==> design/flow/design.v <==
module packet2emesh #(parameter AW = 32,    
		      parameter PW = 104)   
   (
    input [PW-1:0]  packet_in,
    output 	    write_in,    
    output [1:0]    datamode_in, 
    output [4:0]    ctrlmode_in, 
    output [AW-1:0] dstaddr_in,  
    output [AW-1:0] srcaddr_in,  
    output [AW-1:0] data_in  
    );
   generate
      if(PW==104)
	begin : p104
	   assign write_in           = packet_in[0];   
	   assign datamode_in[1:0]   = packet_in[2:1];   
	   assign ctrlmode_in[4:0]   = {1'b0,packet_in[6:3]};   
	   assign dstaddr_in[31:0]   = packet_in[39:8]; 	 
	   assign srcaddr_in[31:0]   = packet_in[103:72];  
	   assign data_in[31:0]      = packet_in[71:40]; 
	end
      else if(PW==136)
	begin : p136
	   assign write_in           = packet_in[0];
	   assign datamode_in[1:0]   = packet_in[2:1];  
	   assign ctrlmode_in[4:0]   = packet_in[7:3];
	   assign dstaddr_in[63:0]   = {packet_in[135:104],packet_in[39:8]}; 
	   assign srcaddr_in[63:0]   = {packet_in[71:40],packet_in[135:72]};
	   assign data_in[63:0]      = packet_in[103:40];
	end
      else if(PW==72)
	begin : p72
	   assign write_in           = packet_in[0];
	   assign datamode_in[1:0]   = packet_in[2:1];  
	   assign ctrlmode_in[4:0]   = packet_in[7:3];
	   assign dstaddr_in[31:0]   = packet_in[39:8]; 
	   assign data_in[31:0]      = packet_in[71:40];
	end
      else if(PW==40)
	begin : p40
	   assign write_in           = packet_in[0];
	   assign datamode_in[1:0]   = packet_in[2:1];  
	   assign ctrlmode_in[4:0]   = packet_in[7:3];
	   assign dstaddr_in[15:0]   = packet_in[23:8]; 
	   assign data_in[15:0]      = packet_in[39:24];
	end
      else
	begin : unknown
	end
   endgenerate
endmodule  
module emesh2packet #(parameter AW = 32,    
		      parameter PW = 104)   
   (
    input 	    write_out, 
    input [1:0]     datamode_out,
    input [4:0]     ctrlmode_out,
    input [AW-1:0]  dstaddr_out,
    input [AW-1:0]  data_out, 
    input [AW-1:0]  srcaddr_out, 
    output [PW-1:0] packet_out
    );
   assign packet_out[0]       = write_out;   
   assign packet_out[2:1]     = datamode_out[1:0];
   assign packet_out[7:3]     = ctrlmode_out[4:0];
   generate   
     if(PW==136)
	begin : p136
	   assign packet_out[39:8]    = dstaddr_out[31:0];
	   assign packet_out[71:40]   = data_out[31:0];     
	   assign packet_out[103:72]  = srcaddr_out[31:0];  
	   assign packet_out[135:104] = dstaddr_out[63:32];
	end
      else if(PW==104)
	begin : p104
	   assign packet_out[39:8]    = dstaddr_out[31:0];
	   assign packet_out[71:40]   = data_out[31:0];
	   assign packet_out[103:72]  = srcaddr_out[31:0];
	end
      else if(PW==72)
	begin : p72
	   assign packet_out[39:8]    = dstaddr_out[31:0];
	   assign packet_out[71:40]   = data_out[31:0];
	end
      else if(PW==40)
	begin : p40
	   assign packet_out[23:8]    = dstaddr_out[15:0];
	   assign packet_out[39:24]   = data_out[15:0];
	end
   endgenerate
endmodule  
module oh_dsync  #(parameter PS    = 2,         
		   parameter DELAY = 0         
		   )
   (
    input  clk,  
    input  nreset,  
    input  din,  
    output dout     
    );
   localparam ASIC = 0;   
   generate
      if(ASIC)	
	begin : g0
	   asic_dsync asic_dsync (.clk(clk),
				  .nreset(nreset),
				  .din(din),
				  .dout(dout));
	end
      else
	begin : g0
	   reg [PS:0]   sync_pipe; 
	   always @ (posedge clk or negedge nreset)		 
	     if(!nreset)
	       sync_pipe[PS:0] <= 1'b0;
	     else
	       sync_pipe[PS:0] <= {sync_pipe[PS-1:0],din};	      	      
	   assign dout = (DELAY & sync_pipe[PS]) |   
			 (~DELAY & sync_pipe[PS-1]);  
      	end 
   endgenerate
endmodule  
module oh_memory_ram  # (parameter DW    = 104,            
			 parameter DEPTH = 32,             
			 parameter AW    = $clog2(DEPTH)   
			 ) 
   ( 
    input 		rd_clk, 
    input 		rd_en,  
    input [AW-1:0] 	rd_addr,  
    output reg [DW-1:0] rd_dout,  
    input 		wr_clk, 
    input 		wr_en,  
    input [AW-1:0] 	wr_addr,  
    input [DW-1:0] 	wr_wem,  
    input [DW-1:0] 	wr_din  
    );
   reg [DW-1:0]        ram    [DEPTH-1:0];  
   integer 	       i;
   always @ (posedge rd_clk)
     if(rd_en)       
       rd_dout[DW-1:0] <= ram[rd_addr[AW-1:0]];
   always @(posedge wr_clk)    
     for (i=0;i<DW;i=i+1)
       if (wr_en & wr_wem[i]) 
         ram[wr_addr[AW-1:0]][i] <= wr_din[i];
endmodule  
module oh_memory_dp # (parameter DW    = 104,       
		       parameter DEPTH = 32,        
		       parameter PROJ  = "",        
		       parameter MCW   = 8,          
		       parameter AW    = $clog2(DEPTH)  
		       ) 
   ( 
    input 	    wr_clk,  
    input 	    wr_en,  
    input [DW-1:0]  wr_wem,  
    input [AW-1:0]  wr_addr, 
    input [DW-1:0]  wr_din,  
    input 	    rd_clk,  
    input 	    rd_en,  
    input [AW-1:0]  rd_addr, 
    output [DW-1:0] rd_dout, 
    input 	    shutdown,  
    input [MCW-1:0] memconfig,  
    input [MCW-1:0] memrepair,  
    input 	    bist_en,  
    input 	    bist_we,  
    input [DW-1:0]  bist_wem,  
    input [AW-1:0]  bist_addr,  
    input [DW-1:0]  bist_din   
    );
   localparam ASIC = 0;   
   generate
      if(ASIC)
	begin : asic
	   oh_memory_ram #(.DW(DW),
			   .DEPTH(DEPTH))	     
	   memory_dp ( 
		      .rd_dout	(rd_dout[DW-1:0]),
		      .rd_clk	(rd_clk),
		      .rd_en	(rd_en),
		      .rd_addr	(rd_addr[AW-1:0]),
		      .wr_en	(wr_en),
		      .wr_clk	(wr_clk),
		      .wr_addr	(wr_addr[AW-1:0]),
		      .wr_wem	(wr_wem[DW-1:0]),
		      .wr_din	(wr_din[DW-1:0]));
	end  
      else
	begin : generic
	   oh_memory_ram #(.DW(DW),
			   .DEPTH(DEPTH))	     
	   memory_dp ( 
		      .rd_dout	(rd_dout[DW-1:0]),
		      .rd_clk	(rd_clk),
		      .rd_en	(rd_en),
		      .rd_addr	(rd_addr[AW-1:0]),
		      .wr_en	(wr_en),
		      .wr_clk	(wr_clk),
		      .wr_addr	(wr_addr[AW-1:0]),
		      .wr_wem	(wr_wem[DW-1:0]),
		      .wr_din	(wr_din[DW-1:0]));
	end  
   endgenerate
endmodule  
module oh_fifo_sync #(parameter DW        = 104,       
		      parameter DEPTH     = 32,        
		      parameter PROG_FULL = (DEPTH/2), 
		      parameter AW = $clog2(DEPTH)     
		      ) 
(
   input 	       clk,  
   input 	       nreset,  
   input [DW-1:0]      din,  
   input 	       wr_en,  
   input 	       rd_en,  
   output [DW-1:0]     dout,  
   output 	       full,  
   output 	       prog_full,  
   output 	       empty,  
   output reg [AW-1:0] rd_count      
 );
   reg [AW-1:0]        wr_addr;
   reg [AW-1:0]        rd_addr;
   wire 	       fifo_read;
   wire 	       fifo_write;
   assign empty       = (rd_count[AW-1:0] == 0);   
   assign prog_full   = (rd_count[AW-1:0] >= PROG_FULL);   
   assign full        = (rd_count[AW-1:0] == (DEPTH-1));
   assign fifo_read   = rd_en & ~empty;
   assign fifo_write  = wr_en & ~full;
   always @ ( posedge clk or negedge nreset) 
     if(!nreset) 
       begin	   
          wr_addr[AW-1:0]   <= 'd0;
          rd_addr[AW-1:0]   <= 'b0;
          rd_count[AW-1:0]  <= 'b0;
       end 
     else if(fifo_write & fifo_read) 
       begin
	  wr_addr[AW-1:0] <= wr_addr[AW-1:0] + 'd1;
	  rd_addr[AW-1:0] <= rd_addr[AW-1:0] + 'd1;	      
       end 
     else if(fifo_write) 
       begin
	  wr_addr[AW-1:0] <= wr_addr[AW-1:0]  + 'd1;
	  rd_count[AW-1:0]<= rd_count[AW-1:0] + 'd1;	
       end 
     else if(fifo_read) 
       begin	      
          rd_addr[AW-1:0] <= rd_addr[AW-1:0]  + 'd1;
          rd_count[AW-1:0]<= rd_count[AW-1:0] - 'd1;
       end
   oh_memory_dp 
     #(.DW(DW),
       .DEPTH(DEPTH))
   mem ( 
	.rd_dout	(dout[DW-1:0]),
	.rd_clk		(clk),
	.rd_en		(fifo_read),
	.rd_addr	(rd_addr[AW-1:0]),
	.wr_clk		(clk),
	.wr_en		(fifo_write),
  	.wr_wem		({(DW){1'b1}}),
	.wr_addr	(wr_addr[AW-1:0]),
	.wr_din	        (din[DW-1:0]));
endmodule  
module emaxi( 
   wr_wait, rd_wait, rr_access, rr_packet, m_axi_awid, m_axi_awaddr,
   m_axi_awlen, m_axi_awsize, m_axi_awburst, m_axi_awlock,
   m_axi_awcache, m_axi_awprot, m_axi_awqos, m_axi_awvalid, m_axi_wid,
   m_axi_wdata, m_axi_wstrb, m_axi_wlast, m_axi_wvalid, m_axi_bready,
   m_axi_arid, m_axi_araddr, m_axi_arlen, m_axi_arsize, m_axi_arburst,
   m_axi_arlock, m_axi_arcache, m_axi_arprot, m_axi_arqos,
   m_axi_arvalid, m_axi_rready,
   wr_access, wr_packet, rd_access, rd_packet, rr_wait, m_axi_aclk,
   m_axi_aresetn, m_axi_awready, m_axi_wready, m_axi_bid, m_axi_bresp,
   m_axi_bvalid, m_axi_arready, m_axi_rid, m_axi_rdata, m_axi_rresp,
   m_axi_rlast, m_axi_rvalid
   );
   parameter M_IDW  = 12;
   parameter PW     = 104;
   parameter AW     = 32;
   parameter DW     = 32;
   input 	       wr_access;
   input [PW-1:0]      wr_packet;   
   output 	       wr_wait;
   input 	       rd_access;
   input [PW-1:0]      rd_packet;
   output 	       rd_wait;
   output 	       rr_access;
   output [PW-1:0]     rr_packet;
   input 	       rr_wait;
   input  	       m_axi_aclk;     
   input  	       m_axi_aresetn;  
   output [M_IDW-1:0]  m_axi_awid;     
   output [31 : 0]     m_axi_awaddr;   
   output [7 : 0]      m_axi_awlen;    
   output [2 : 0]      m_axi_awsize;   
   output [1 : 0]      m_axi_awburst;  
   output              m_axi_awlock;   
   output [3 : 0]      m_axi_awcache;  
   output [2 : 0]      m_axi_awprot;   
   output [3 : 0]      m_axi_awqos;    
   output 	       m_axi_awvalid;  
   input 	       m_axi_awready;  
   output [M_IDW-1:0]  m_axi_wid;     
   output [63 : 0]     m_axi_wdata;    
   output [7 : 0]      m_axi_wstrb;    
   output 	       m_axi_wlast;    
   output 	       m_axi_wvalid;   
   input 	       m_axi_wready;   
   input [M_IDW-1:0]   m_axi_bid;
   input [1 : 0]       m_axi_bresp;    
   input 	       m_axi_bvalid;   
   output 	       m_axi_bready;   
   output [M_IDW-1:0]  m_axi_arid;     
   output [31 : 0]     m_axi_araddr;   
   output [7 : 0]      m_axi_arlen;    
   output [2 : 0]      m_axi_arsize;   
   output [1 : 0]      m_axi_arburst;  
   output              m_axi_arlock;   
   output [3 : 0]      m_axi_arcache;  
   output [2 : 0]      m_axi_arprot;   
   output [3 : 0]      m_axi_arqos;    
   output 	       m_axi_arvalid;  
   input 	       m_axi_arready;  
   input [M_IDW-1:0]   m_axi_rid;      
   input [63 : 0]      m_axi_rdata;    
   input [1 : 0]       m_axi_rresp;    
   input 	       m_axi_rlast;    
   input 	       m_axi_rvalid;   
   output 	       m_axi_rready;   
   reg [31 : 0]        m_axi_awaddr;
   reg [7:0] 	       m_axi_awlen;
   reg [2:0] 	       m_axi_awsize;
   reg 		       m_axi_awvalid;
   reg [63 : 0]        m_axi_wdata;
   reg [63 : 0]        m_axi_rdata_reg;
   reg [7 : 0] 	       m_axi_wstrb;
   reg 		       m_axi_wlast;
   reg 		       m_axi_wvalid;
   reg 		       awvalid_b;
   reg [31:0] 	       awaddr_b;
   reg [2:0] 	       awsize_b;
   reg [7:0] 	       awlen_b;
   reg 		       wvalid_b;
   reg [63:0] 	       wdata_b;
   reg [7:0] 	       wstrb_b;
   reg [63 : 0]        wdata_aligned;
   reg [7 : 0] 	       wstrb_aligned;
   reg 		       rr_access;
   reg [31:0] 	       rr_data;
   reg [31:0] 	       rr_srcaddr;
   reg [3:0] 	       rr_datamode;
   reg [3:0] 	       rr_ctrlmode;
   reg [31:0] 	       rr_dstaddr;
   reg [63:0] 	       m_axi_rdata_fifo;
   reg 		       rr_access_fifo;
   wire 	       aw_go;
   wire 	       w_go;
   wire 	       readinfo_wren;
   wire 	       readinfo_full;
   wire [40:0] 	       readinfo_out;
   wire [40:0] 	       readinfo_in;
   wire 	       awvalid_in;
   wire [1:0] 	       wr_datamode;
   wire [AW-1:0]       wr_dstaddr;
   wire [DW-1:0]       wr_data;
   wire [AW-1:0]       wr_srcaddr;
   wire [1:0] 	       rd_datamode;
   wire [4:0] 	       rd_ctrlmode;
   wire [AW-1:0]       rd_dstaddr;
   wire [AW-1:0]       rd_srcaddr;
   wire [1:0] 	       rr_datamode_fifo;
   wire [3:0] 	       rr_ctrlmode_fifo;
   wire [31:0] 	       rr_dstaddr_fifo;
   wire [2:0] 	       rr_alignaddr_fifo;
   wire [103:0]        packet_out;   
   wire 	       fifo_prog_full;
   wire 	       fifo_full;   	
   wire 	       fifo_rd_en;
   wire 	       fifo_wr_en;
   packet2emesh p2e_rxwr (
			  .write_in		(),
			  .datamode_in		(wr_datamode[1:0]),
			  .ctrlmode_in		(),
			  .dstaddr_in		(wr_dstaddr[AW-1:0]),
			  .data_in		(wr_data[DW-1:0]),
			  .srcaddr_in		(wr_srcaddr[AW-1:0]),
			  .packet_in		(wr_packet[PW-1:0])
			  );
   packet2emesh p2e_rxrd (
			  .write_in		(),
			  .datamode_in		(rd_datamode[1:0]),
			  .ctrlmode_in		(rd_ctrlmode[4:0]),
			  .dstaddr_in		(rd_dstaddr[AW-1:0]),
			  .data_in		(),
			  .srcaddr_in		(rd_srcaddr[AW-1:0]),
			  .packet_in		(rd_packet[PW-1:0])
			  );
   emesh2packet e2p (
		     .packet_out	(rr_packet[PW-1:0]),
		     .write_out		(1'b1),
		     .datamode_out	(rr_datamode[1:0]),
		     .ctrlmode_out	({1'b0,rr_ctrlmode[3:0]}),
		     .dstaddr_out	(rr_dstaddr[AW-1:0]),
		     .data_out		(rr_data[DW-1:0]),
		     .srcaddr_out	(rr_srcaddr[AW-1:0])
		     );
   assign m_axi_awid[M_IDW-1:0]  = {(M_IDW){1'b0}};
   assign m_axi_awburst[1:0]	= 2'b01;  
   assign m_axi_awcache[3:0]	= 4'b0000;  
   assign m_axi_awprot[2:0]	= 3'b000;
   assign m_axi_awqos[3:0]	= 4'b0000;
   assign m_axi_awlock          = 1'b0;
   assign m_axi_arid[M_IDW-1:0] = {(M_IDW){1'b0}};
   assign m_axi_arburst[1:0]	= 2'b01;  
   assign m_axi_arcache[3:0]	= 4'b0000;
   assign m_axi_arprot[2:0]	= 3'h0;
   assign m_axi_arqos[3:0]	= 4'h0;
   assign m_axi_arlock          = 1'b0;
   assign m_axi_bready    	= 1'b1; 
   assign m_axi_wid[M_IDW-1:0]  = {(M_IDW){1'b0}};
   assign aw_go       = m_axi_awvalid & m_axi_awready;
   assign w_go        = m_axi_wvalid  & m_axi_wready;
   assign wr_wait     = awvalid_b | wvalid_b;
   assign awvalid_in  = wr_access & ~awvalid_b & ~wvalid_b;
   always @( posedge m_axi_aclk )     
     if(!m_axi_aresetn) 
       begin
          m_axi_awvalid      <= 1'b0;
          m_axi_awaddr[31:0] <= 32'd0;
          m_axi_awlen[7:0]   <= 8'd0;
          m_axi_awsize[2:0]  <= 3'd0;	  
          awvalid_b          <= 1'b0;
          awaddr_b           <= 'd0;
          awlen_b[7:0]       <= 'd0;
          awsize_b[2:0]      <= 'd0;
       end 
     else 
       begin
          if( ~m_axi_awvalid | aw_go ) 
	    begin
               if( awvalid_b ) 
		 begin
		    m_axi_awvalid       <= 1'b1;
		    m_axi_awaddr[31:0]  <= awaddr_b[31:0];
		    m_axi_awlen[7:0]    <= awlen_b[7:0];
		    m_axi_awsize[2:0]   <= awsize_b[2:0];
		 end 
	      else 
		begin
		   m_axi_awvalid       <= awvalid_in;
		   m_axi_awaddr[31:0]  <= wr_dstaddr[31:0];
		   m_axi_awlen[7:0]    <= 8'b0;
		   m_axi_awsize[2:0]   <= { 1'b0, wr_datamode[1:0]};
		end
	    end
          if( awvalid_in & m_axi_awvalid & ~aw_go )
            awvalid_b <= 1'b1;
          else if( aw_go )
            awvalid_b <= 1'b0;
         if( awvalid_in )
	   begin
              awaddr_b[31:0]  <= wr_dstaddr[31:0];
              awlen_b[7:0]    <= 8'b0;
              awsize_b[2:0]   <= { 1'b0, wr_datamode[1:0] };
         end        
       end  
   always @*
     case( wr_datamode[1:0] )        
       2'b00:    wdata_aligned[63:0] = { 8{wr_data[7:0]}};
       2'b01:    wdata_aligned[63:0] = { 4{wr_data[15:0]}};
       2'b10:    wdata_aligned[63:0] = { 2{wr_data[31:0]}};
       default: wdata_aligned[63:0]  = { wr_srcaddr[31:0], wr_data[31:0]};
     endcase
   always @*
     begin
	case(wr_datamode[1:0])
          2'd0:  
            case(wr_dstaddr[2:0])
              3'd0:    wstrb_aligned[7:0] = 8'h01;
              3'd1:    wstrb_aligned[7:0] = 8'h02;
              3'd2:    wstrb_aligned[7:0] = 8'h04;
              3'd3:    wstrb_aligned[7:0] = 8'h08;
              3'd4:    wstrb_aligned[7:0] = 8'h10;
              3'd5:    wstrb_aligned[7:0] = 8'h20;
              3'd6:    wstrb_aligned[7:0] = 8'h40;
              default: wstrb_aligned[7:0] = 8'h80;
            endcase
          2'd1:  
            case(wr_dstaddr[2:1])
              2'd0:    wstrb_aligned[7:0] = 8'h03;
              2'd1:    wstrb_aligned[7:0] = 8'h0c;
              2'd2:    wstrb_aligned[7:0] = 8'h30;
              default: wstrb_aligned[7:0] = 8'hc0;
            endcase
          2'd2:  
            if(wr_dstaddr[2])
	      wstrb_aligned[7:0] = 8'hf0;
            else
	      wstrb_aligned[7:0] = 8'h0f;
	  2'd3: 
	    wstrb_aligned[7:0] = 8'hff;
	endcase  
     end  
   always @ (posedge m_axi_aclk )
     if(~m_axi_aresetn) 
       begin	  
	  m_axi_wvalid      <= 1'b0;
          m_axi_wdata[63:0] <= 64'b0;
          m_axi_wstrb[7:0]  <= 8'b0;
          m_axi_wlast       <= 1'b1;  
          wvalid_b          <= 1'b0;
          wdata_b[63:0]     <= 64'b0;
          wstrb_b[7:0]      <= 8'b0;         
       end 
     else 
       begin
          if( ~m_axi_wvalid | w_go ) 
	    begin
            if( wvalid_b ) 
	      begin
		 m_axi_wvalid       <= 1'b1;
		 m_axi_wdata[63:0]  <= wdata_b[63:0];
		 m_axi_wstrb[7:0]   <= wstrb_b[7:0];
              end 
	    else 
	      begin
		 m_axi_wvalid       <= awvalid_in;
		 m_axi_wdata[63:0]  <= wdata_aligned[63:0];
		 m_axi_wstrb[7:0]   <= wstrb_aligned[7:0];
              end
            end  
         if( wr_access & m_axi_wvalid & ~w_go )
           wvalid_b <= 1'b1;
         else if( w_go )
           wvalid_b <= 1'b0;
          if( awvalid_in ) 
	    begin
               wdata_b[63:0] <= wdata_aligned[63:0];
               wstrb_b[7:0]  <= wstrb_aligned[7:0];
            end
       end  
   assign  readinfo_in[40:0] = {rd_srcaddr[31:0], 
				rd_dstaddr[2:0],  
				rd_ctrlmode[3:0], 
				rd_datamode[1:0]  
				};
   wire sync_nreset;   
   oh_dsync dsync(.dout	(sync_nreset),
	       .clk	(m_axi_aclk),
	       .nreset       (1'b1),
	       .din	(m_axi_aresetn)
	       );
   oh_fifo_sync #(.DW(104), 
		   .DEPTH(32)) 
   fifo_async (.full		(fifo_full),
	       .prog_full	(fifo_prog_full),
	       .dout		(packet_out[103:0]),
	       .empty		(),
	       .nreset		(sync_nreset),
	       .clk	        (m_axi_aclk),
	       .wr_en		(fifo_wr_en),
	       .din		({63'b0,readinfo_in[40:0]}),
	       .rd_en		(fifo_rd_en)
	       ); 
   assign  rr_datamode_fifo[1:0]  = packet_out[1:0];
   assign  rr_ctrlmode_fifo[3:0]  = packet_out[5:2];
   assign  rr_alignaddr_fifo[2:0] = packet_out[8:6];
   assign  rr_dstaddr_fifo[31:0]  = packet_out[40:9];
   assign    m_axi_araddr[31:0]   = rd_dstaddr[31:0];
   assign    m_axi_arsize[2:0]    = {1'b0, rd_datamode[1:0]};
   assign    m_axi_arlen[7:0]     = 8'd0;  
   assign    m_axi_arvalid        = rd_access & ~fifo_prog_full;  
   assign    fifo_wr_en           = m_axi_arvalid & m_axi_arready ;
   assign    rd_wait              = ~m_axi_arready | fifo_prog_full; 
   assign    fifo_rd_en           =  m_axi_rvalid & m_axi_rready; 
   assign    m_axi_rready         = ~rr_wait;  
   always @ (posedge m_axi_aclk)
     if(!m_axi_aresetn) 
       begin
	  rr_access_fifo  <= 1'b0;	  
	  rr_access       <= 1'b0;	  
       end
     else	 
       begin
	  rr_access_fifo   <= fifo_rd_en;
	  rr_access        <= rr_access_fifo;	  
       end
   always @ (posedge m_axi_aclk)    
     begin	  
	m_axi_rdata_fifo[63:0] <= m_axi_rdata[63:0];      	  
	rr_datamode[1:0]       <= rr_datamode_fifo[1:0];
	rr_ctrlmode[3:0]       <= rr_ctrlmode_fifo[3:0];
	rr_dstaddr[31:0]       <= rr_dstaddr_fifo[31:0];	  
	case(rr_datamode_fifo[1:0]) 
          2'd0:   
            case(rr_alignaddr_fifo[2:0])
	      3'd0:     rr_data[31:0] <= {24'b0,m_axi_rdata_fifo[7:0]};
	      3'd1:     rr_data[31:0] <= {24'b0,m_axi_rdata_fifo[15:8]};
	      3'd2:     rr_data[31:0] <= {24'b0,m_axi_rdata_fifo[23:16]};
	      3'd3:     rr_data[31:0] <= {24'b0,m_axi_rdata_fifo[31:24]};
	      3'd4:     rr_data[31:0] <= {24'b0,m_axi_rdata_fifo[39:32]};
	      3'd5:     rr_data[31:0] <= {24'b0,m_axi_rdata_fifo[47:40]};
	      3'd6:     rr_data[31:0] <= {24'b0,m_axi_rdata_fifo[55:48]};
	      3'd7:     rr_data[31:0] <= {24'b0,m_axi_rdata_fifo[63:56]};
	      default:  rr_data[31:0] <= {24'b0,m_axi_rdata_fifo[7:0]};
            endcase	    
          2'd1:   
            case(rr_alignaddr_fifo[2:1])
	      2'd0:    rr_data[31:0] <= {16'b0,m_axi_rdata_fifo[15:0]};
	      2'd1:    rr_data[31:0] <= {16'b0,m_axi_rdata_fifo[31:16]};
	      2'd2:    rr_data[31:0] <= {16'b0,m_axi_rdata_fifo[47:32]};
	      2'd3:    rr_data[31:0] <= {16'b0,m_axi_rdata_fifo[63:48]};
	      default: rr_data[31:0] <= {16'b0,m_axi_rdata_fifo[15:0]};
            endcase
          2'd2:   
	    begin
               if(rr_alignaddr_fifo[2])
		 rr_data[31:0] <= m_axi_rdata_fifo[63:32];
               else
		 rr_data[31:0] <= m_axi_rdata_fifo[31:0];
	    end
          2'd3: 
	    begin  
	       rr_data[31:0]     <= m_axi_rdata_fifo[31:0];
	       rr_srcaddr[31:0]  <= m_axi_rdata_fifo[63:32];
            end
        endcase         
     end  
endmodule  
==> design/flow/run.sh <==
#!/bin/bash
# the make line also repeats each setting of config.mk as NAME=value (left out here)
make -C /OpenROAD-flow-scripts/flow DESIGN_CONFIG=/design/flow/config.mk WORK_HOME=/design/flow/orfs CLKGATE_MAP_FILE= finish
==> design/flow/config.mk <==
export PLATFORM = sky130hd
export DESIGN_NAME = emaxi
export DESIGN_NICKNAME = emaxi
export VERILOG_FILES = /design/flow/design.v
export SDC_FILE = /design/flow/constraint.sdc
export NUM_CORES = 4
export LEC_CHECK = 0
export CAP_MARGIN = 20
export CORE_MARGIN = 2
export CORE_UTILIZATION = 70
export CTS_CLUSTER_SIZE = 31
export PLACE_DENSITY_LB_ADDON = 0.05
export SETUP_SLACK_MARGIN = 0.57
export SLEW_MARGIN = 20
==> design/flow/constraint.sdc <==
create_clock -name core_clock -period 2.02 [get_ports {m_axi_aclk}]
set_input_delay 0.4040 -clock core_clock [delete_from_list [all_inputs] [get_ports {m_axi_aclk}]]
set_output_delay 0.4040 -clock core_clock [all_outputs]
set_load 0.01 [all_outputs]
==> results of run 1 <==
-- area by class of cell --
| class | instances | area [um^2] |
|---|---|---|
| inverters | 22 | 107.6 |
| fillers | 2823 | 7797 |
| clock inverters | 78 | 656.9 |
| clock buffers | 229 | 4740 |
| multi-input cells | 2140 | 17590 |
| diodes | 24 | 60.06 |
| repair buffers | 1084 | 13500 |
| well taps | 1265 | 1583 |
| flip-flops and latches | 1754 | 49270 |
-- routing by layer --
| metal | vias to the layer above | track usage | wire [um] |
|---|---|---|---|
| li1 | 18013 | - | - |
| met1 | 23409 | 0.5514 | 75990 |
| met2 | 6604 | 0.7110 | 118500 |
| met3 | 2247 | 0.1319 | 48260 |
| met4 | 36 | 0.2908 | 33480 |
| met5 | - | 0 | 374 |
-- repair_timing --
item / 4_1_cts / 5_1_grt
pin swaps: 19 / 46
endpoints found under the setup margin: 1787 / 1894
cloned: 41 / 57
gates resized: 1377 / 195
setup buffers: 103 / 69
-- stage by stage --
stage               area [um^2]  hold WS [ps]  setup slack [ps]  TNS (ps)
finish                    87500         39.34            -830.1   -257250
global route              87470         38.09            -750.9   -241200
CTS                       84640         37.97            -341.0    -63550
detailed placement        76350         244.8            -418.6   -363200
global placement          76350         244.3            -415.0   -291420
floorplan                 68190         180.2            -226.0    -37660
==> results.py, run 1 <==
# Auto-generated metrics
metrics = {
    "power": {
        "p_int_mw": 75.58,
        "pg_seq_mw": 43.1,
        "power.share.sequential": 0.374,
        "powerDensity_nw_per_um2": 1317,
        "p_comb_mw": 39.2,
        "power_mw": 115.3,
        "p_clk_frac": 0.286,
        "top_power_group": "registers",
        "switchingPower_mw": 39.69,
        "p_leak_nw": 31.41,
        "switching_share": 0.3443,
        "combPwrFrac": 0.340,
        "vdd_drop_max_mv": 1.243,
        "pg_clk_mw": 33.0,
    },
    "clock_tree": {
        "cts_hold_buf": 0,
        "cts_tree": "done",
        "clock_latency_ps": 840,
        "numCtsBuffers": 164,
        "cts_sinks": 1754,
        "cts.clk_slew.worst_paths_ps": 80,
        "cts_root_buf": "clkbuf_16",
        "clk_path_buf_depth": 3,
        "cts_max_level": 4,
    },
    "setup_path": {
        "crit_top_cell": "buf_6",
        "cp.required_ps": 2550,
        "reg2reg_from": "fifo_async.rd_addr[0]",
        "critical_path.cell_chain": "buf_12 > buf_6 > buf_6 > buf_12 > buf_6 > mux4_2 > nor2b_1 > a21oi_1 > nand4_1",
        "arrival_ps": 3380,
        "end_kind": "flip-flop",
        "critPathMaxFanout": 9,
        "cp_num_buf_inv": 5,
        "crit_slowest_cell": "dfrtp_4",
        "r2r_end": "fifo_async.mem.generic.memory_dp.rd_dout[15]",
        "rrSetupSlack_ps": -830,
        "startpoint_type": "flip-flop",
        "cp_top_family": "buffers and inverters",
        "critPathKind": "flip-flop to flip-flop",
        "slowest_delay_ps": 590,
        "cp-endpoint": "fifo_async.mem.generic.memory_dp.rd_dout[15]",
        "crit_start": "fifo_async.rd_addr[0]",
        "crit_cells": 9,
        "rr_worst_depth": 9,
    },
    "timing": {
        "setup_viol": 1348,
        "finalCriticalPeriod_ps": 2850,
        "finalHoldViolCount": 0,
        "relSlewSlack": 0.2232,
        "rsz0062_at_grt": "yes",
        "fin_crit_sh": 1.411,
        "tightest_slew_ps": 1133,
        "drv_slew": 0,
        "setup_ws_ps": -830.1,
        "clock.fmax_ghz": 0.3509,
        "clock_skew_ps": 42.23,
    },
    "logic_synthesis": {
        "ys_sh_xor": 0.001298,
        "mux_share": 0.1223,
        "ys_area_um2": 67480,
        "ys_sh_aoi": 0.06397,
        "top_logic_kind": "multiplexers",
        "simple_gate_area_frac": 0.05010,
        "top_cell": "edfxtp_1",
        "synthArstFlopShare": 0.008552,
        "ys.flop_type": "edfxtp_1",
        "edf_count": 1385,
        "top_area_cell": "edfxtp_1",
        "yosysSeqAreaShare": 0.7269,
        "syn_area_per_cell_um2": 16.00,
        "top_cells_by_area": "edfxtp_1, dfxtp_1, mux2i_1",
        "synthTopCellsByCount": "edfxtp_1, mux2i_1, dfxtp_1, a21oi_1, nand2_1",
        "yosys_cells": 4217,
        "fa_ha_area_frac": 0.002485,
        "mappedNetlistArea_um2": 67480,
        "synth_top_area_share": 0.6163,
        "ys_ff": 1754,
        "yosysWarnings": 4,
        "yosysUniqueCellTypes": 61,
        "syn_inst": 4217,
    },
    "routing": {
        "drc": 0,
        "routed_wl_um": 276600,
        "drtAntennaViolNets": 0,
        "vias_per_cell": 7.627,
        "drt_iter0_markers": 11077,
        "vias": 50309,
        "avgRoutedWirePerCell_um": 41.94,
        "dr.pass1.iters": 9,
    },
    "floorplan": {
        "rows": 113,
        "core_region_area_um2": 95290,
        "dieArea_um2": 98900,
        "top_level_ports": 646,
        "die_w_um": 314.5,
        "die_height_um": 314.5,
        "fp_util": 0.7081,
    },
    "grt": {
        "grt-ovfl-total": 0,
        "antenna_found_initial": 38,
        "grt_first_pass_wirelength_um": 316700,
        "grt_use_total": 0.4514,
        "grt_max_degree": 112,
        "grt_pass1_vias": 44719,
    },
    "place": {
        "place_hpwl_um": 112800,
        "place.port_buffers": 431,
        "placed_cells": 5994,
        "gp_congestion": 0.8887,
    },
    "hold_path": {
        "holdPathEnd": "m_axi_rdata_fifo[45]",
        "hp-class": "input port to flip-flop",
        "hp-start": "m_axi_rdata[45]",
        "min_path_cells": 1,
    },
    "outcome": {
        "status": "failed layout checks",
        "so.violations": "negative setup slack",
    },
    "final_layout": {
        "final_util": 0.9182,
        "syn_to_final_growth_pct": 29.67,
        "nNetsFinal": 5489,
        "final_cells": 6596,
    },
    "run": {
        "max_cap_viol_count": 0,
        "warning_count": 109,
    },
}
==> run 2, diff against run 1 <==
ABC_AREA = 1   (was unset)
CORE_UTILIZATION = 68   (was 70)
CTS_CLUSTER_SIZE = unset   (was 31)
PLACE_DENSITY_LB_ADDON = unset   (was 0.05)
SETUP_SLACK_MARGIN = unset   (was 0.57)
clock period = 2.01 ns   (was 2.02 ns; I/O delays follow)
==> run 2 against run 1 <==
The layout still fails its checks (negative setup slack). Clock skew fell by 20 ps. Largest power group unchanged. Critical endpoint is now fifo_async.mem.generic.memory_dp.rd_dout[6]. Hold slack improved by 22 ps. Global-route usage is 4.5 points lower. Design area shrank 1.4%. Die area up 6.4%.
==> results.py, run 2 <==
# Auto-generated metrics
metrics = {
    "setup_path": {
        "r2r_end": "fifo_async.mem.generic.memory_dp.rd_dout[6]",
        "crit_start": "fifo_async.rd_addr[0]",
        "crit_slowest_cell": "dfrtp_4",
        "crit_cells": 10,
        "arrival_ps": 2620,
        "cp.required_ps": 2540,
        "critPathMaxFanout": 20,
        "critical_path.cell_chain": "buf_12 > buf_16 > buf_16 > buf_12 > nand2_1 > nand2_2 > a21oi_2 > nand3_1 > nand3_2 > nand2_1",
        "cp_num_buf_inv": 4,
        "slowest_delay_ps": 500,
        "rrSetupSlack_ps": -80,
        "cp-endpoint": "fifo_async.mem.generic.memory_dp.rd_dout[6]",
        "cp_top_family": "buffers and inverters",
        "end_kind": "flip-flop",
        "rr_worst_depth": 10,
        "startpoint_type": "flip-flop",
        "reg2reg_from": "fifo_async.rd_addr[0]",
        "critPathKind": "flip-flop to flip-flop",
    },
    "clock_tree": {
        "cts_tree": "done",
        "cts_max_level": 4,
        "numCtsBuffers": 168,
        "clk_path_buf_depth": 3,
        "cts.clk_slew.worst_paths_ps": 60,
        "cts_sinks": 1754,
        "cts_root_buf": "clkbuf_16",
        "clock_latency_ps": 780,
    },
    "logic_synthesis": {
        "mux_share": 0,
        "syn_inst": 6472,
        "top_area_cell": "edfxtp_1",
        "ys.flop_type": "edfxtp_1",
        "ys_sh_aoi": 0.05430,
        "yosysUniqueCellTypes": 42,
        "top_logic_kind": "simple AND/OR/NAND/NOR gates",
        "synthArstFlopShare": 0.008552,
        "top_cell": "nand2_1",
        "syn_area_per_cell_um2": 10.79,
        "yosys_cells": 6472,
        "synthTopCellsByCount": "nand2_1, edfxtp_1, nand3_1, a21oi_1, dfxtp_1",
        "simple_gate_area_frac": 0.1952,
        "top_cells_by_area": "edfxtp_1, nand2_1, dfxtp_1",
        "synth_top_area_share": 0.5956,
        "mappedNetlistArea_um2": 69820,
        "edf_count": 1385,
        "ys_sh_xor": 0.001129,
        "ys_ff": 1754,
        "fa_ha_area_frac": 0.002258,
        "yosysSeqAreaShare": 0.7025,
        "ys_area_um2": 69820,
        "yosysWarnings": 4,
    },
    "floorplan": {
        "fp_util": 0.6863,
        "die_w_um": 324.4,
        "die_height_um": 324.4,
        "dieArea_um2": 105300,
        "top_level_ports": 646,
        "rows": 117,
        "core_region_area_um2": 101700,
    },
    "final_layout": {
        "fillCellCount": 5267,
        "nNetsFinal": 7426,
        "logic_area_um2": 19400,
        "syn_to_final_growth_pct": 23.60,
        "final_util": 0.8483,
        "seq_area_um2": 49080,
    },
    "timing": {
        "clock_skew_ps": 22.45,
        "tightest_slew_ps": 828.1,
        "relSlewSlack": 0.4479,
        "setup_ws_ps": -77.32,
        "clock.fmax_ghz": 0.4791,
        "finalCriticalPeriod_ps": 2087,
        "holdWs_ps": 60.85,
        "drv_slew": 0,
        "setup_viol": 19,
        "finalHoldViolCount": 0,
        "fin_crit_sh": 1.038,
        "rsz0062_at_grt": "yes",
    },
    "hold_path": {
        "min_path_cells": 1,
        "hp-start": "m_axi_rdata[19]",
        "holdPathEnd": "m_axi_rdata_fifo[19]",
        "hp-class": "input port to flip-flop",
    },
    "routing": {
        "drc": 0,
        "route.met2.wl_um": 103900,
        "top_layer": "met5",
        "vias": 53738,
        "met3_length_um": 28900,
        "met1_length_um": 74530,
        "drtAntennaViolNets": 0,
        "vias_per_cell": 6.228,
        "avgRoutedWirePerCell_um": 25.39,
        "dr.pass1.iters": 10,
        "routed_wl_um": 219100,
        "drt_iter0_markers": 8506,
    },
    "grt": {
        "grt_first_pass_wirelength_um": 320300,
        "grt-ovfl-total": 0,
        "antenna_found_initial": 19,
        "grt_pass1_vias": 51627,
        "grt_max_degree": 93,
        "grt_use_total": 0.4066,
    },
    "power": {
        "power.share.sequential": 0.367,
        "pg_seq_mw": 42.5,
        "p_leak_nw": 33.86,
        "powerDensity_nw_per_um2": 1343,
        "vdd_drop_max_mv": 1.490,
        "switching_share": 0.3587,
        "pg_clk_mw": 31.5,
        "switchingPower_mw": 41.59,
        "p_clk_frac": 0.272,
        "p_comb_mw": 41.9,
        "top_power_group": "registers",
        "p_int_mw": 74.35,
        "combPwrFrac": 0.361,
    },
    "place": {
        "place.port_buffers": 431,
        "place_hpwl_um": 133700,
        "gp_congestion": 0.9727,
    },
    "outcome": {
        "status": "failed layout checks",
        "so.violations": "negative setup slack",
    },
    "run": {
        "max_cap_viol_count": 0,
        "warning_count": 107,
    },
}
## run 2: cell type report
cell class	instances	area share
Clock buffer	244	0.05631
Antenna cell	16	0.0004639
Timing Repair inverter	2	0.0002320
Sequential cell	1754	0.5686
Timing Repair Buffer	868	0.1173
Tap cell	1368	0.01983
Inverter	115	0.005509
Clock inverter	68	0.006915
Multi-Input combinational cell	4194	0.2248
## run 2: layer usage
layer / track usage / vias up
li1: - / 23280
met1: 0.5371 / 25450
met2: 0.6405 / 4309
met3: 0.08427 / 697
met4: 0.2192 / 2
met5: 0 / -
## run 2: stage by stage
step / area (um^2) / total power [mW] / worst slack (ps) / cells / TNS, ps
global route: 86300 / 119.7 / -109.9 / 8627 / -1754
CTS: 85280 / 112.3 / -31.73 / 8597 / -110.7
floorplan: 70460 / 62.04 / -180.6 / 6556 / -156530
global placement: 78870 / 77.71 / -481.3 / 8257 / -526520
finish: 86300 / 115.9 / -77.32 / 8629 / -640.7
detailed placement: 78870 / 78.55 / -500.5 / 8257 / -560960
## run 2: what timing repair did
action	in CTS	in global routing
setup buffers	10	9
hold buffers	0	0
pin swaps	32	51
resized	368	163
cloned	18	7
endpoints found under the setup margin	249	55
==> run 3, diff against run 2 <==
ABC_AREA = unset   (was 1)
CAP_MARGIN = 0   (was 20)
CELL_PAD_IN_SITES_DETAIL_PLACEMENT = 1   (was unset)
CELL_PAD_IN_SITES_GLOBAL_PLACEMENT = 2   (was unset)
CORE_ASPECT_RATIO = 1.74   (was unset)
CORE_MARGIN = 8   (was 2)
CORE_UTILIZATION = 40   (was 68)
CTS_CLUSTER_SIZE = 35   (was unset)
GPL_ROUTABILITY_DRIVEN = 0   (was unset)
GPL_TIMING_DRIVEN = 0   (was unset)
HOLD_SLACK_MARGIN = 0.04   (was unset)
MAX_ROUTING_LAYER = met5   (was unset)
clock period = 5.62 ns   (was 2.01 ns; I/O delays follow)
==> run 3 against run 2 <==
The run now finishes clean. Global-route usage is 17 points lower. Clock power is 63% lower. Cell count is 15% lower. Wire length is 2.2% higher. Hold slack better by 280 ps. Power is 68% lower. Utilization is 36 points lower. Largest power group unchanged.
==> results.py, run 3 <==
# Auto-generated metrics
metrics = {
    "outcome": {
        "status": "no timing/DRC/antenna violations",
    },
    "logic_synthesis": {
        "ys_sh_aoi": 0.06397,
        "ys_ff": 1754,
        "synthArstFlopShare": 0.008552,
        "top_cells_by_area": "edfxtp_1, dfxtp_1, mux2i_1",
        "mappedNetlistArea_um2": 67480,
        "yosysSeqAreaShare": 0.7269,
        "yosysUniqueCellTypes": 61,
        "top_cell": "edfxtp_1",
        "top_logic_kind": "multiplexers",
        "edf_count": 1385,
        "fa_ha_area_frac": 0.002485,
        "ys.flop_type": "edfxtp_1",
        "ys_sh_xor": 0.001298,
        "syn_inst": 4217,
        "yosysWarnings": 4,
        "synth_top_area_share": 0.6163,
        "top_area_cell": "edfxtp_1",
        "mux_share": 0.1223,
        "simple_gate_area_frac": 0.05010,
        "ys_area_um2": 67480,
        "syn_area_per_cell_um2": 16.00,
        "yosys_cells": 4217,
        "synthTopCellsByCount": "edfxtp_1, mux2i_1, dfxtp_1, a21oi_1, nand2_1",
    },
    "timing": {
        "drv_slew": 0,
        "setup_ws_ps": 1083,
        "setup_viol": 0,
        "clock.fmax_ghz": 0.2204,
        "finalHoldViolCount": 0,
        "clock_skew_ps": 42.68,
        "tightest_slew_ps": 1172,
        "finalCriticalPeriod_ps": 4537,
        "setup-tns-final_ps": 0,
        "rsz0062_at_grt": "no",
        "relSlewSlack": 0.2184,
        "fin_crit_sh": 0.8073,
    },
    "power": {
        "powerDensity_nw_per_um2": 448.3,
        "p_clk_frac": 0.311,
        "p_leak_nw": 28.36,
        "switchingPower_mw": 11.62,
        "pg_clk_mw": 11.5,
        "switching_share": 0.3136,
        "combPwrFrac": 0.280,
        "p_comb_mw": 10.4,
        "pg_seq_mw": 15.1,
        "power.share.sequential": 0.409,
        "vdd_drop_max_mv": 0.3138,
        "top_power_group": "registers",
        "p_int_mw": 25.42,
    },
    "floorplan": {
        "core_region_area_um2": 168300,
        "die_height_um": 557.8,
        "top_level_ports": 646,
        "dieArea_um2": 182600,
        "die_w_um": 327.4,
        "fp_util": 0.4009,
        "rows": 199,
    },
    "routing": {
        "routed_wl_um": 223900,
        "dr.pass1.iters": 5,
        "vias": 39863,
        "vias_per_cell": 5.417,
        "avgRoutedWirePerCell_um": 30.43,
        "drt_iter0_markers": 2422,
        "drtAntennaViolNets": 0,
        "drc": 0,
    },
    "setup_path": {
        "cp_num_buf_inv": 4,
        "end_kind": "output port",
        "rrSetupSlack_ps": 2330,
        "crit_slowest_cell": "clkbuf_1",
        "crit_cells": 5,
        "critPathKind": "flip-flop to output port",
        "arrival_ps": 3410,
        "r2r_end": "fifo_async.mem.generic.memory_dp.ram[8][17]",
        "reg2reg_from": "fifo_async.rd_count[4]",
        "slowest_delay_ps": 640,
        "cp.required_ps": 4500,
        "cp_top_family": "buffers and inverters",
        "cp-endpoint": "wr_wait",
        "critPathMaxFanout": 10,
        "rr_worst_depth": 7,
        "startpoint_type": "flip-flop",
        "crit_top_cell": "clkbuf_1",
        "critical_path.cell_chain": "buf_2 > clkbuf_1 > clkbuf_1 > or2_2 > clkdlybuf4s50_1",
        "crit_start": "wvalid_b",
    },
    "run": {
        "max_cap_viol_count": 0,
        "warning_count": 102,
    },
    "clock_tree": {
        "post_cts_resized": 0,
        "clock_latency_ps": 820,
        "cts_setup_buffers": 0,
        "cts.clk_slew.worst_paths_ps": 60,
        "cts_sinks": 1754,
        "numCtsBuffers": 173,
        "cts_tree": "done",
        "clk_path_buf_depth": 4,
        "cts_hold_buf": 0,
        "cts_root_buf": "clkbuf_16",
        "cts_max_level": 4,
    },
    "grt": {
        "grt_first_pass_wirelength_um": 312900,
        "grt-ovfl-total": 0,
        "grt_use_total": 0.2383,
        "grt_pass1_vias": 42337,
        "grt_max_degree": 34,
        "antenna_found_initial": 7,
    },
    "place": {
        "place.port_buffers": 458,
        "post-place-ws_ps": 1173,
        "place_hpwl_um": 163500,
    },
    "final_layout": {
        "nNetsFinal": 5340,
        "syn_to_final_growth_pct": 22.44,
        "final_util": 0.4909,
    },
    "hold_path": {
        "holdPathEnd": "rr_dstaddr[7]",
        "hp-start": "fifo_async.mem.generic.memory_dp.rd_dout[16]",
        "min_path_cells": 0,
        "hp-class": "flip-flop to flip-flop",
    },
}
==> run 3: layout make-up <==
type | count | area (um^2)
timing repair buffer | 541 | 6297
fill | 16162 | 85700
multi-input combinational | 2140 | 16780
inverter | 22 | 85.08
sequential | 1754 | 49050
buffer | 385 | 2132
antenna | 1 | 2.502
tap | 2211 | 2766
clock buffer | 226 | 4701
clock inverter | 79 | 800.8
==> run 3: metrics by stage <==
step	hold slack [ps]	total power [mW]	instance area (um^2)	instances
final	340.0	37.04	82620	7359
after global routing	344.2	38.42	82620	7359
after CTS	342.1	37.59	82720	7358
after detailed placement	328.7	26.04	77220	7053
after global placement	324.3	25.81	75140	6970
after floorplan	180.2	21.27	67790	4301
==> run 3: per-layer routing <==
layer,track usage,routed length (um),vias up
met3,0.03431,8691,364
li1,-,-,17636
met4,0.08338,8208,2
met5,0,13,-
met1,0.2630,83790,20852
met2,0.4609,123200,1009
==> run 4, diff against run 3 <==
ABC_AREA = 1   (was unset)
CAP_MARGIN = 20   (was 0)
CELL_PAD_IN_SITES_DETAIL_PLACEMENT = unset   (was 1)
CELL_PAD_IN_SITES_GLOBAL_PLACEMENT = 3   (was 2)
CORE_ASPECT_RATIO = 1.5   (was 1.74)
CORE_MARGIN = 2   (was 8)
CORE_UTILIZATION = 62   (was 40)
CTS_CLUSTER_DIAMETER = 211   (was unset)
CTS_CLUSTER_SIZE = unset   (was 35)
GPL_ROUTABILITY_DRIVEN = unset   (was 0)
HOLD_SLACK_MARGIN = unset   (was 0.04)
MAX_ROUTING_LAYER = unset   (was met5)
PLACE_DENSITY_LB_ADDON = 0.01   (was unset)
SETUP_SLACK_MARGIN = 0.16   (was unset)
SLEW_MARGIN = 35   (was 20)
TNS_END_PERCENT = 20   (was unset)
clock period = 2.11 ns   (was 5.62 ns; I/O delays follow)
==> run 4 against run 3 <==
The run now fails in 3_1_place_gp_skip_io. Synthesized cell count is 53% higher. Die area is 37% lower. Synthesized area is 3.5% higher.
==> results.py, run 4 <==
# Auto-generated metrics
metrics = {
    "logic_synthesis": {
        "edf_count": 1385,
        "synthArstFlopShare": 0.008552,
        "fa_ha_area_frac": 0.002258,
        "yosysUniqueCellTypes": 42,
        "yosysWarnings": 4,
        "top_logic_kind": "simple AND/OR/NAND/NOR gates",
        "synth_top_area_share": 0.5956,
        "synthTopCellsByCount": "nand2_1, edfxtp_1, nand3_1, a21oi_1, dfxtp_1",
        "ys_area_um2": 69820,
        "top_area_cell": "edfxtp_1",
        "mux_share": 0,
        "yosysSeqAreaShare": 0.7025,
        "syn_inst": 6472,
        "ys_sh_aoi": 0.05430,
        "syn_area_per_cell_um2": 10.79,
        "top_cell": "nand2_1",
        "ys_ff": 1754,
        "mappedNetlistArea_um2": 69820,
        "top_cells_by_area": "edfxtp_1, nand2_1, dfxtp_1",
        "simple_gate_area_frac": 0.1952,
        "ys.flop_type": "edfxtp_1",
        "yosys_cells": 6472,
        "ys_sh_xor": 0.001129,
    },
    "outcome": {
        "status": "stopped before the end",
        "stop_stage": "3_1_place_gp_skip_io",
        "tool.error": "[ERROR FLW-0024] Place density exceeds 1.0 (current PLACE_DENSITY_LB_ADDON =  0.01). Please check if the value of  PLACE_DENSITY_LB_ADDON is between 0 and 0.99.",
    },
    "floorplan": {
        "rows": 150,
        "fp_util": 0.6253,
        "die_w_um": 278.0,
        "die_height_um": 415.0,
        "core_region_area_um2": 111700,
        "dieArea_um2": 115400,
    },
}
==> run 5, diff against run 4 <==
CELL_PAD_IN_SITES_GLOBAL_PLACEMENT = unset   (was 3)
CORE_ASPECT_RATIO = unset   (was 1.5)
CORE_UTILIZATION = 50   (was 62)
CTS_CLUSTER_DIAMETER = 330   (was 211)
GPL_TIMING_DRIVEN = unset   (was 0)
PLACE_DENSITY_LB_ADDON = unset   (was 0.01)
SETUP_SLACK_MARGIN = unset   (was 0.16)
SLEW_MARGIN = 20   (was 35)
TNS_END_PERCENT = 5   (was 20)
clock period = 2.75 ns   (was 2.11 ns; I/O delays follow)
==> run 5 against run 4 <==
Now clean on timing, DRC and antenna. Die area rose by 24%. Synthesized area unchanged. Synthesized cell count stayed put.
==> results.py, run 5 <==
# Auto-generated metrics
metrics = {
    "outcome": {
        "status": "no timing/DRC/antenna violations",
    },
    "final_layout": {
        "final_util": 0.6022,
        "final_cells": 8952,
        "finalInstanceArea_um2": 83710,
        "fillCellCount": 11145,
        "syn_to_final_growth_pct": 19.89,
        "nNetsFinal": 7228,
    },
    "routing": {
        "drc": 0,
        "dr.pass1.iters": 5,
        "vias": 48815,
        "vias_per_cell": 5.453,
        "routed_wl_um": 197000,
        "avgRoutedWirePerCell_um": 22.01,
        "drtAntennaViolNets": 0,
        "drt_iter0_markers": 4731,
    },
    "setup_path": {
        "crit_slowest_cell": "clkdlybuf4s50_1",
        "critical_path.cell_chain": "inv_2 > nand2_1 > clkdlybuf4s50_1",
        "cp-endpoint": "wr_wait",
        "r2r_end": "fifo_async.mem.generic.memory_dp.rd_dout[9]",
        "rrSetupSlack_ps": 330,
        "rr_worst_depth": 7,
        "crit_start": "wvalid_b",
        "critPathKind": "flip-flop to output port",
        "cp_num_buf_inv": 2,
        "startpoint_type": "flip-flop",
        "slowest_delay_ps": 650,
        "critPathMaxFanout": 9,
        "crit_cells": 3,
        "cp_top_family": "buffers and inverters",
        "end_kind": "output port",
        "arrival_ps": 2030,
        "reg2reg_from": "fifo_async.rd_addr[1]",
        "cp.required_ps": 2200,
    },
    "place": {
        "place.port_buffers": 431,
        "dpl_cell_area_um2": 77470,
        "gp_congestion": 0.9107,
        "placed_cells": 8598,
        "place_hpwl_um": 115600,
    },
    "logic_synthesis": {
        "yosysWarnings": 4,
        "ys_ff": 1754,
        "yosys_cells": 6472,
        "ys_sh_xor": 0.001129,
        "synthArstFlopShare": 0.008552,
        "top_logic_kind": "simple AND/OR/NAND/NOR gates",
        "synthTopCellsByCount": "nand2_1, edfxtp_1, nand3_1, a21oi_1, dfxtp_1",
        "top_area_cell": "edfxtp_1",
        "ys_area_um2": 69820,
        "simple_gate_area_frac": 0.1952,
        "yosysSeqAreaShare": 0.7025,
        "top_cell": "nand2_1",
        "edf_count": 1385,
        "ys.flop_type": "edfxtp_1",
        "syn_area_per_cell_um2": 10.79,
        "ys_sh_aoi": 0.05430,
        "fa_ha_area_frac": 0.002258,
        "syn_inst": 6472,
        "mappedNetlistArea_um2": 69820,
        "top_cells_by_area": "edfxtp_1, nand2_1, dfxtp_1",
        "yosysUniqueCellTypes": 42,
        "mux_share": 0,
        "synth_top_area_share": 0.5956,
    },
    "clock_tree": {
        "numCtsBuffers": 181,
        "cts_tree": "done",
        "cts_max_level": 4,
        "cts_sinks": 1754,
        "clk_path_buf_depth": 3,
        "clock_latency_ps": 840,
        "cts_setup_buffers": 0,
        "cts.clk_slew.worst_paths_ps": 60,
        "post_cts_resized": 0,
        "cts_root_buf": "clkbuf_16",
        "cts_hold_buf": 0,
    },
    "floorplan": {
        "fp_util": 0.5023,
        "die_w_um": 377.7,
        "core_region_area_um2": 139000,
        "rows": 137,
        "top_level_ports": 646,
        "dieArea_um2": 142700,
        "die_height_um": 377.7,
    },
    "power": {
        "power.share.sequential": 0.395,
        "pg_seq_mw": 31.2,
        "switchingPower_mw": 26.44,
        "p_leak_nw": 31.70,
        "p_comb_mw": 22.4,
        "top_power_group": "registers",
        "vdd_drop_max_mv": 0.8885,
        "switching_share": 0.3354,
        "pg_clk_mw": 25.2,
        "combPwrFrac": 0.285,
        "powerDensity_nw_per_um2": 941.6,
        "p_int_mw": 52.39,
        "p_clk_frac": 0.320,
    },
    "timing": {
        "rsz0062_at_grt": "no",
        "clock_skew_ps": 39.29,
        "relSlewSlack": 0.4151,
        "fin_crit_sh": 0.9377,
        "finalCriticalPeriod_ps": 2579,
        "finalHoldViolCount": 0,
        "tightest_slew_ps": 876.2,
        "setup_viol": 0,
        "setup-tns-final_ps": 0,
        "holdWs_ps": 159.9,
        "clock.fmax_ghz": 0.3878,
        "drv_slew": 0,
    },
    "hold_path": {
        "hp-start": "m_axi_rdata[58]",
        "holdPathEnd": "m_axi_rdata_fifo[58]",
        "min_path_cells": 1,
        "hp-class": "input port to flip-flop",
    },
    "grt": {
        "grt_use_total": 0.2726,
        "grt_max_degree": 169,
        "antenna_found_initial": 16,
        "grt-ovfl-total": 0,
        "grt_pass1_vias": 45440,
        "grt_first_pass_wirelength_um": 291100,
    },
    "run": {
        "warning_count": 109,
        "max_cap_viol_count": 0,
    },
}
==> run 5: cell type report <==
| type | instances | area [um^2] | share of cell area |
|---|---|---|---|
| clock inverter | 95 | 1174 | 0.01402 |
| clock buffer | 247 | 5039 | 0.06019 |
| antenna | 12 | 30.03 | 0.0003587 |
| timing repair buffer | 659 | 7325 | 0.08750 |
| tap | 1876 | 2347 | 0.02804 |
| multi-input combinational | 4194 | 18260 | 0.2181 |
| inverter | 115 | 466.7 | 0.005575 |
| sequential | 1754 | 49070 | 0.5862 |
==> run 5: through the flow <==
step	worst slack, ps	power, mW
2_1_floorplan	-331.5	45.21
3_3_place_gp	128.6	53.92
3_5_place_dp	138.2	54.10
4_1_cts	131.7	79.29
5_1_grt	126.6	82.66
6_report	171.4	78.82
==> run 5: routing by layer <==
| layer | up-vias | track usage | wire length (um) |
|---|---|---|---|
| li1 | 22867 | - | - |
| met1 | 23740 | 0.3759 | 83220 |
| met2 | 1865 | 0.4394 | 93450 |
| met3 | 339 | 0.04594 | 14340 |
| met4 | 4 | 0.09177 | 6012 |
| met5 | - | 0 | 26 |
==> run 6, diff against run 5 <==
CAP_MARGIN = 10   (was 20)
CELL_PAD_IN_SITES_GLOBAL_PLACEMENT = 1   (was unset)
CORE_ASPECT_RATIO = 0.76   (was unset)
CORE_UTILIZATION = 62   (was 50)
CTS_CLUSTER_DIAMETER = 211   (was 330)
GPL_ROUTABILITY_DRIVEN = 1   (was unset)
GPL_TIMING_DRIVEN = 1   (was unset)
HOLD_SLACK_MARGIN = -0.1   (was unset)
PLACE_DENSITY_LB_ADDON = 0.01   (was unset)
SLEW_MARGIN = 35   (was 20)
TNS_END_PERCENT = 20   (was 5)
clock period = 5.8 ns   (was 2.75 ns; I/O delays follow)
==> run 6 against run 5 <==
Clock power down 58%. Synthesized cell count stayed put. Clock skew shrank 12 ps. Sequential power down 52%. Clock-buffer cell count down 25. Cell count decreased by 6.6%. Via count is 0.19% lower. Power down 55%. Sequential cell count unchanged. Hold slack improved by 130 ps. Combinational power decreased by 56%. Critical path type is now input port to output port. Largest cell class unchanged. Highest routed layer unchanged.
==> results.py, run 6 <==
# Auto-generated metrics
metrics = {
    "timing": {
        "setup_ws_ps": 2060,
        "finalHoldViolCount": 0,
        "clock.fmax_ghz": 0.2674,
        "fin_crit_sh": 0.6449,
        "setup_viol": 0,
        "drv_slew": 0,
        "setup-tns-final_ps": 0,
        "finalCriticalPeriod_ps": 3740,
        "clock_skew_ps": 27.78,
        "tightest_slew_ps": 973.3,
        "relSlewSlack": 0.3511,
        "rsz0062_at_grt": "no",
    },
    "routing": {
        "routed_wl_um": 188000,
        "drt_iter0_markers": 5923,
        "dr.pass1.iters": 6,
        "avgRoutedWirePerCell_um": 22.48,
        "vias": 48723,
        "vias_per_cell": 5.827,
        "drtAntennaViolNets": 0,
        "drc": 0,
    },
    "logic_synthesis": {
        "yosysUniqueCellTypes": 42,
        "ys_sh_aoi": 0.05430,
        "top_area_cell": "edfxtp_1",
        "mux_share": 0,
        "yosysWarnings": 4,
        "simple_gate_area_frac": 0.1952,
        "top_cells_by_area": "edfxtp_1, nand2_1, dfxtp_1",
        "ys_sh_xor": 0.001129,
        "syn_area_per_cell_um2": 10.79,
        "synthTopCellsByCount": "nand2_1, edfxtp_1, nand3_1, a21oi_1, dfxtp_1",
        "syn_inst": 6472,
        "ys_ff": 1754,
        "yosysSeqAreaShare": 0.7025,
        "ys.flop_type": "edfxtp_1",
        "top_cell": "nand2_1",
        "fa_ha_area_frac": 0.002258,
        "edf_count": 1385,
        "mappedNetlistArea_um2": 69820,
        "top_logic_kind": "simple AND/OR/NAND/NOR gates",
        "yosys_cells": 6472,
        "ys_area_um2": 69820,
        "synth_top_area_share": 0.5956,
        "synthArstFlopShare": 0.008552,
    },
    "setup_path": {
        "crit_cells": 3,
        "reg2reg_from": "fifo_async.rd_addr[0]",
        "cp.required_ps": 4640,
        "crit_start": "rd_packet[10]",
        "critPathKind": "input port to output port",
        "cp-endpoint": "m_axi_araddr[2]",
        "slowest_delay_ps": 610,
        "critical_path.cell_chain": "clkdlybuf4s50_1 > buf_4 > clkdlybuf4s50_1",
        "rr_worst_depth": 8,
        "r2r_end": "fifo_async.mem.generic.memory_dp.rd_dout[33]",
        "critPathMaxFanout": 33,
        "rrSetupSlack_ps": 2450,
        "end_kind": "output port",
        "cp_top_family": "buffers and inverters",
        "arrival_ps": 2580,
        "crit_top_cell": "clkdlybuf4s50_1",
        "cp_num_buf_inv": 3,
        "crit_slowest_cell": "clkdlybuf4s50_1",
        "startpoint_type": "input port",
    },
    "floorplan": {
        "die_height_um": 296.6,
        "top_level_ports": 646,
        "die_w_um": 388.9,
        "dieArea_um2": 115300,
        "rows": 107,
        "core_region_area_um2": 111900,
        "fp_util": 0.6239,
    },
    "power": {
        "switchingPower_mw": 11.94,
        "p_leak_nw": 30.28,
        "combPwrFrac": 0.281,
        "pg_clk_mw": 10.6,
        "powerDensity_nw_per_um2": 442.5,
        "switching_share": 0.3374,
        "p_comb_mw": 9.93,
        "p_clk_frac": 0.299,
        "p_int_mw": 23.45,
        "power.share.sequential": 0.420,
        "vdd_drop_max_mv": 0.3520,
        "pg_seq_mw": 14.9,
        "top_power_group": "registers",
    },
    "clock_tree": {
        "cts_hold_buf": 0,
        "numCtsBuffers": 162,
        "cts_root_buf": "clkbuf_16",
        "post_cts_resized": 0,
        "clk_path_buf_depth": 3,
        "cts_setup_buffers": 0,
        "cts_tree": "done",
        "cts_sinks": 1754,
        "clock_latency_ps": 790,
        "cts.clk_slew.worst_paths_ps": 60,
        "cts_max_level": 4,
    },
    "place": {
        "place_hpwl_um": 103900,
        "gp_congestion": 0.8925,
        "post-place-ws_ps": 1378,
        "dpl_cell_area_um2": 74810,
        "place.port_buffers": 431,
    },
    "grt": {
        "grt_max_degree": 182,
        "antenna_found_initial": 8,
        "grt_use_total": 0.3191,
        "grt_first_pass_wirelength_um": 275500,
        "grt_pass1_vias": 44711,
        "grt-ovfl-total": 0,
    },
    "final_layout": {
        "finalInstanceArea_um2": 79990,
        "syn_to_final_growth_pct": 14.56,
        "nNetsFinal": 7079,
        "fillCellCount": 7904,
    },
    "outcome": {
        "status": "no timing/DRC/antenna violations",
    },
    "hold_path": {
        "hp-class": "flip-flop to async pin",
    },
    "run": {
        "max_cap_viol_count": 0,
        "warning_count": 123,
    },
}
==> run 6: cell type report <==
type	instances	area (um^2)	area share
Timing Repair Buffer	529	5116	0.06396
Inverter	115	470.5	0.005881
Tap cell	1471	1841	0.02301
Antenna cell	8	20.02	0.0002503
Multi-Input combinational cell	4194	18240	0.2281
Clock buffer	222	4569	0.05712
Sequential cell	1754	49070	0.6134
Clock inverter	69	665.6	0.008321
==> run 6: stage by stage <==
| stage | utilization | std cells | total power [mW] | hold slack [ps] |
|---|---|---|---|---|
| 2_1_floorplan | - | 6556 | 21.41 | 180.2 |
| 3_3_place_gp | 0.6692 | 8063 | 24.84 | 308.4 |
| 3_5_place_dp | 0.6684 | 8063 | 24.95 | 307.7 |
| 4_1_cts | 0.7152 | 8354 | 35.43 | 310.2 |
| 5_1_grt | 0.7146 | 8358 | 36.94 | 345.7 |
| 6_report | 0.7147 | 8362 | 35.39 | 286.2 |
==> run 6: routing by layer <==
layer	routed length, um	global-route usage	part of all wire	vias to the layer above
li1	-	-	-	22507
met3	18520	0.05488	0.099	317
met4	5500	0.1139	0.029	6
met2	86570	0.4839	0.46	2441
met1	77340	0.4710	0.41	23452
met5	41	0	0.00022	-
==> run 7, diff against run 6 <==
ABC_AREA = unset   (was 1)
CAP_MARGIN = 20   (was 10)
CELL_PAD_IN_SITES_GLOBAL_PLACEMENT = unset   (was 1)
CORE_ASPECT_RATIO = unset   (was 0.76)
CORE_UTILIZATION = 72   (was 62)
CTS_CLUSTER_DIAMETER = unset   (was 211)
CTS_CLUSTER_SIZE = 92   (was unset)
GPL_ROUTABILITY_DRIVEN = unset   (was 1)
GPL_TIMING_DRIVEN = unset   (was 1)
HOLD_SLACK_MARGIN = unset   (was -0.1)
PLACE_DENSITY = 0.37   (was unset)
PLACE_DENSITY_LB_ADDON = unset   (was 0.01)
SLEW_MARGIN = 20   (was 35)
TNS_END_PERCENT = unset   (was 20)
clock period = 2.22 ns   (was 5.8 ns; I/O delays follow)
==> run 7 against run 6 <==
The flow now stops in 5_1_grt. Die area decreased by 17%. Synthesized cell count fell by 35%. Synthesized area shrank 3.4%.
==> results.py, run 7 <==
# Auto-generated metrics
metrics = {
    "logic_synthesis": {
        "syn_area_per_cell_um2": 16.00,
        "top_area_cell": "edfxtp_1",
        "ys_sh_xor": 0.001298,
        "top_cell": "edfxtp_1",
        "synthArstFlopShare": 0.008552,
        "yosysUniqueCellTypes": 61,
        "synth_top_area_share": 0.6163,
        "yosysSeqAreaShare": 0.7269,
        "yosysWarnings": 4,
        "ys_area_um2": 67480,
        "edf_count": 1385,
        "top_cells_by_area": "edfxtp_1, dfxtp_1, mux2i_1",
        "top_logic_kind": "multiplexers",
        "fa_ha_area_frac": 0.002485,
        "ys_sh_aoi": 0.06397,
        "synthTopCellsByCount": "edfxtp_1, mux2i_1, dfxtp_1, a21oi_1, nand2_1",
        "syn_inst": 4217,
        "yosys_cells": 4217,
        "mux_share": 0.1223,
        "ys.flop_type": "edfxtp_1",
        "ys_ff": 1754,
        "mappedNetlistArea_um2": 67480,
        "simple_gate_area_frac": 0.05010,
    },
    "outcome": {
        "tool.error": "[ERROR DPL-0033] detailed placement checks failed during check placement.",
        "status": "stopped before the end",
        "stop_stage": "5_1_grt",
    },
    "clock_tree": {
        "cts_max_level": 4,
        "cts_sinks": 1754,
        "cts_root_buf": "clkbuf_16",
        "clk_path_buf_depth": 3,
        "numCtsBuffers": 165,
    },
    "floorplan": {
        "fp_util": 0.7252,
        "die_height_um": 310.1,
        "dieArea_um2": 96180,
        "rows": 112,
        "die_w_um": 310.1,
        "core_region_area_um2": 93050,
        "top_level_ports": 646,
    },
    "place": {
        "place.port_buffers": 431,
        "gp_congestion": 0.8616,
        "place_hpwl_um": 110800,
    },
}
## run 7: timing repair
action                     in CTS
hold buffers                    0
pin swaps                      27
cloned                          7
buffers inserted               30
setup endpoints to repair      52
resized                       133
## run 7: metrics by stage
step	worst slack [ps]	setup TNS [ps]	utilization	cells	cell area (um^2)
after floorplan	-471.4	-16800	-	4301	68080
after CTS	-144.0	-1419	0.8885	6303	82670
after detailed placement	-279.8	-250900	0.8194	5962	76240
after global placement	-276.4	-227360	0.8194	5962	76240
Power and IR drop assume default switching activity.
